==> flow/design.v <==
module fpu #(
    parameter DATA_WIDTH = 32,
    parameter INST_WIDTH = 1
)(
    input                   i_clk,
    input                   i_rst_n,
    input  [DATA_WIDTH-1:0] i_data_a,
    input  [DATA_WIDTH-1:0] i_data_b,
    input  [INST_WIDTH-1:0] i_inst,
    input                   i_valid,
    output [DATA_WIDTH-1:0] o_data,
    output                  o_valid
);
    reg [DATA_WIDTH-1:0] o_data_r, o_data_w; 
    reg                  o_valid_r, o_valid_w;
    wire [30:23]          i_expo_a, i_expo_b;
    wire [22:0]           i_frag_a, i_frag_b;
    reg [30:23]           i_expo_sub;
    reg [30:23]           o_expo;
    wire                  i_sign_a, i_sign_b;
    reg [46:0]            i_frag_aa, i_frag_bb;
    reg [23:0]            i_frag_a1, i_frag_b1;
    reg [46:0]            i_frag_af, i_frag_bf;
    reg [47:0]            i_frag_o, i_frag_ma, i_frag_mb;
    reg [22:0]            i_frag_oo;
    assign o_data = o_data_r;   
    assign o_valid = o_valid_r;
    assign i_expo_a = i_data_a[30:23];
    assign i_expo_b = i_data_b[30:23];
    assign i_frag_a = i_data_a[22:0];
    assign i_frag_b = i_data_b[22:0];
    assign i_sign_a = i_data_a[DATA_WIDTH-1];
    assign i_sign_b = i_data_b[DATA_WIDTH-1];
    always @(*) begin
        i_expo_sub = 8'd0;
        o_expo     = 8'd0;
        i_frag_aa  = 47'd0;
        i_frag_bb  = 47'd0;
        i_frag_a1  = 24'd0;
        i_frag_b1  = 24'd0;
        i_frag_af  = 47'd0;
        i_frag_bf  = 47'd0;
        i_frag_o   = 48'd0;
        i_frag_ma  = 48'd0;
        i_frag_mb  = 48'd0;
        i_frag_oo  = 23'd0;
        if (i_valid) begin     
            case (i_inst) 
                1'd0: begin   
                    i_frag_a1 = {1'b1, i_frag_a};
                    i_frag_b1 = {1'b1, i_frag_b};
                    if (i_expo_a > i_expo_b) begin 
                        i_expo_sub = i_expo_a - i_expo_b;
                        i_frag_bf = {i_frag_b1, 23'b0};
                        i_frag_bb = i_frag_bf >> i_expo_sub;
                        i_frag_aa = {i_frag_a1, 23'b0};
                        o_expo = i_expo_a;
                    end
                    else begin
                        i_expo_sub = i_expo_b - i_expo_a;
                        i_frag_af = {i_frag_a1, 23'b0};
                        i_frag_aa = i_frag_af >> i_expo_sub;
                        i_frag_bb = {i_frag_b1, 23'b0};
                        o_expo = i_expo_b;
                    end
                    if (i_sign_a ^ i_sign_b) begin                        
                        if (i_frag_aa > i_frag_bb) begin
                            i_frag_o = i_frag_aa - i_frag_bb;
                            o_data_w[DATA_WIDTH-1] = i_sign_a;
                        end
                        else begin
                            i_frag_o = i_frag_bb - i_frag_aa;
                            o_data_w[DATA_WIDTH-1] = i_sign_b;
                        end
                        if (i_frag_o[46] == 1) begin
                            if (i_frag_o[22] == 1)
                                o_data_w[22:0] = i_frag_o[45:23]+1;
                            else
                                o_data_w[22:0] = i_frag_o[45:23];
                            o_data_w[30:23] = o_expo;
                        end
                        else if (i_frag_o[45] == 1) begin
                            if (i_frag_o[21] == 1)
                                o_data_w[22:0] = i_frag_o[44:22]+1;
                            else
                                o_data_w[22:0] = i_frag_o[44:22];
                            o_data_w[30:23] = o_expo - 1;
                        end
                        else if (i_frag_o[44] == 1) begin
                            if (i_frag_o[20] == 1)
                                o_data_w[22:0] = i_frag_o[43:21]+1;
                            else
                                o_data_w[22:0] = i_frag_o[43:21];
                            o_data_w[30:23] = o_expo - 2;
                        end
                        else if (i_frag_o[43] == 1) begin
                            if (i_frag_o[19] == 1)
                                o_data_w[22:0] = i_frag_o[42:20]+1;
                            else
                                o_data_w[22:0] = i_frag_o[42:20];
                            o_data_w[30:23] = o_expo - 3;
                        end
                        else if (i_frag_o[42] == 1) begin
                            if (i_frag_o[18] == 1)
                                o_data_w[22:0] = i_frag_o[41:19]+1;
                            else
                                o_data_w[22:0] = i_frag_o[41:19];
                            o_data_w[30:23] = o_expo - 4;
                        end
                        else begin
                            o_data_w[22:0] = i_frag_o[39:17];
                            o_data_w[30:23] = o_expo;                               
                        end
                    end
                    else begin
                        i_frag_o = i_frag_aa + i_frag_bb;
                        if (i_frag_o[47] == 1) begin
                            if (i_frag_o[23] == 1)
                                o_data_w[22:0] = i_frag_o[46:24]+1;
                            else
                                o_data_w[22:0] = i_frag_o[46:24];
                            o_data_w[30:23] = o_expo + 1;
                        end
                        else if (i_frag_o[46] == 1) begin
                            if (i_frag_o[22] == 1)
                                o_data_w[22:0] = i_frag_o[45:23] + 1;
                            else
                                o_data_w[22:0] = i_frag_o[45:23];
                            o_data_w[30:23] = o_expo;
                        end
                        else begin
                            o_data_w[22:0] = i_frag_o[44:12];
                            o_data_w[30:23] = o_expo - 1;
                        end
                        o_data_w[DATA_WIDTH-1] = i_sign_a;
                    end
                    o_valid_w = 1;                    
                end
                1'd1: begin
                    o_expo = i_expo_a + i_expo_b - 127;
                    o_data_w[DATA_WIDTH-1] = i_sign_a ^ i_sign_b;
                    i_frag_ma[47:24] = 24'd0;
                    i_frag_ma[23] = 1;
                    i_frag_ma[22:0] = i_frag_a;
                    i_frag_mb[47:24] = 24'd0;
                    i_frag_mb[23] = 1;
                    i_frag_mb[22:0] = i_frag_b;
                    i_frag_o = i_frag_ma * i_frag_mb;
                    if (i_frag_o[22] && i_frag_o[21]) begin
                        i_frag_o[47:23] = i_frag_o[47:23] + 1;
                    end
                    else if (i_frag_o[22] && ~i_frag_o[21]) begin 
                        i_frag_o[20] = |i_frag_o[20:0]? 1 : 0;  
                        if (i_frag_o[20] == 1)
                            i_frag_o[47:23] = i_frag_o[47:23] + 1;
                        else if (i_frag_o[23] == 1)
                            i_frag_o[47:23] = i_frag_o[47:23] + 1;
                    end
                    if (i_frag_o[47] || ~i_frag_o[46]) begin
                        if (i_frag_o[47]) begin
                            i_frag_o = i_frag_o >> 1;
                            o_expo = o_expo + 1;   
                        end  
                        if (i_frag_o[22] && i_frag_o[21]) begin
                            i_frag_o[47:23] = i_frag_o[47:23] + 1;
                        end
                        else if (i_frag_o[22] && ~i_frag_o[21]) begin 
                            i_frag_o[20] = |i_frag_o[20:0]? 1 : 0;  
                            if (i_frag_o[20] == 1)
                                i_frag_o[47:23] = i_frag_o[47:23] + 1;
                            else if (i_frag_o[23] == 1)
                                i_frag_o[47:23] = i_frag_o[47:23] + 1;
                        end
                    end
                    o_data_w[22:0] = i_frag_o[45:23];
                    o_data_w[30:23] = o_expo;
                    o_valid_w = 1;    
                end
                default: begin
                    o_data_w     = 0;
                    o_valid_w    = 1;  
                end  
            endcase
        end else begin
            o_data_w     = 0; 
            o_valid_w    = 0;  
        end
    end
    always @(posedge i_clk or negedge i_rst_n) begin
        if(~i_rst_n) begin    
            o_data_r <= 0;
            o_valid_r <= 0;
        end else begin
            o_data_r <= o_data_w;
            o_valid_r <= o_valid_w;
        end
    end
endmodule
make LEC_CHECK=0 ABC_AREA=1 CAP_MARGIN=20 CORE_MARGIN=2 CORE_UTILIZATION=62 CTS_CLUSTER_DIAMETER=205 CTS_CLUSTER_SIZE=100 SLEW_MARGIN=20 finish   # period 9.14 ns
run.sh (not shown) runs the stock make flow with config.mk's settings and CLKGATE_MAP_FILE=.
The first run never finished: it broke off in global routing, error GRT-0116.
Then changed:
ABC_AREA = default   (was 1)
CORE_UTILIZATION = 72   (was 62)
CTS_CLUSTER_DIAMETER = default   (was 205)
CTS_CLUSTER_SIZE = 33   (was 100)
clock period = 10.8 ns   (was 9.14 ns; I/O delays follow)
Outcome: The changed run failed in detailed placement, error DPL-0033; area after synthesis fell by 3.4%; die size falls by 17%; synthesized cell count went down by 24%.
Then changed:
CAP_MARGIN = 10   (was 20)
CORE_UTILIZATION = 65   (was 72)
CTS_CLUSTER_SIZE = 59   (was 33)
SLEW_MARGIN = 40   (was 20)
=> Now the flow failed in global routing; area after synthesis stays the same; die area came out higher by 11%; synthesized cell count stays the same.

* * *

Setup of oak:
Starts from the design.v that is shown in full above.
==> flow/config.mk <==
export PLATFORM = sky130hd
export DESIGN_NAME = fpu
export DESIGN_NICKNAME = fpu
export VERILOG_FILES = /design/flow/design.v
export SDC_FILE = /design/flow/constraint.sdc
export NUM_CORES = 4
export LEC_CHECK = 0
export CAP_MARGIN = 20
export CORE_MARGIN = 2
export CORE_UTILIZATION = 65
export CTS_CLUSTER_DIAMETER = 249
export CTS_CLUSTER_SIZE = 36
export SETUP_SLACK_MARGIN = -0.69
export SLEW_MARGIN = 20
==> flow/constraint.sdc <==
create_clock -name core_clock -period 10.3 [get_ports {i_clk}]
set_input_delay 2.0600 -clock core_clock [delete_from_list [all_inputs] [get_ports {i_clk}]]
set_output_delay 2.0600 -clock core_clock [all_outputs]
set_load 0.01 [all_outputs]
oak never completed; the flow aborted with a tool error in global routing.
#### Input delta (pine over oak)
- CORE_UTILIZATION: 65 -> 40
- CTS_CLUSTER_SIZE: 36 -> unset
- SETUP_SLACK_MARGIN: -0.69 -> unset
- CTS_CLUSTER_DIAMETER: 249 -> unset
- the clock period (ns, I/O delays scaled along): 10.3 -> 14.0
## What came out
- Summary — area inside the core boundary, pine relative to oak: higher, by about 60%.
- Between oak and pine, the yosys stat chip area does not differ in any meaningful way.
- The final layout from pine, which completed every stage, passed the timing, design-rule and antenna checks at the end of the flow.
- Diff oak..pine | synthesized cell count | unchanged
- pine ended with less post-CTS repair timing setup buffer count than oak.
- pine vs oak — number of placement rows climbed by more than a quarter
- Delta (pine minus oak): area of the mapped netlist essentially unchanged, area fraction in xor and xnor cells essentially unchanged, worst setup slack before clock tree synthesis increased 2.26 ns.
- Against oak, cell area reported after detailed placement in pine fell by more than 10%.
> inputs changed (pine -> birch)
- CTS_CLUSTER_SIZE newly set to 66
- CTS_CLUSTER_DIAMETER newly set to 209
- ABC_AREA newly set to 1
- CORE_MARGIN changed from 2 to 3
- GPL_TIMING_DRIVEN newly set to 0
- CELL_PAD_IN_SITES_DETAIL_PLACEMENT newly set to 1
- SLEW_MARGIN changed from 20 to 35
- TNS_END_PERCENT newly set to 20
- SETUP_SLACK_MARGIN newly set to 3.3
Notes after the runs:
Worst slack at placement delta (birch − pine): unfavourable. Of pine and birch, the run reporting the lower maximum net fanout on the critical path was birch. Delta (birch minus pine): utilization went up; largest net degree at the start of global routing fell by 30; final net count shows an increase of 21%.
What maple does differently from birch at the input level:
- changing CORE_UTILIZATION from 40 to 11
- removing SETUP_SLACK_MARGIN (formerly 3.3)
- removing CTS_CLUSTER_SIZE (formerly 66)
- changing SLEW_MARGIN from 35 to 20
- removing TNS_END_PERCENT (formerly 20)
- removing CTS_CLUSTER_DIAMETER (formerly 209)
- removing ABC_AREA (formerly 1)
- removing GPL_TIMING_DRIVEN (formerly 0)
- changing CORE_MARGIN from 3 to 2
- removing CELL_PAD_IN_SITES_DETAIL_PLACEMENT (formerly 1)
- changing the clock period (ns, I/O delays scaled along) from 14.0 to 17.3
Results
Compared with birch, in maple number of inverters outside the clock class in the layout now smaller; post-route cell area decreased 2.2%; sequential share of cell area was more or less identical. Relative to birch, post-placement setup slack has gone up in maple. Changes observed in maple relative to birch: met2 routed wirelength shrank by 15%; count of buffer and inverter cells on the critical path shrank by 11; final core area utilization shrank by 35 points; antenna diode count shrank by 8. maple completed; timing, DRC and antenna clean. birch vs maple, standard cell with the maximum stage delay on the critical path: sky130_fd_sc_hd__fa_2 vs sky130_fd_sc_hd__a221oi_1.
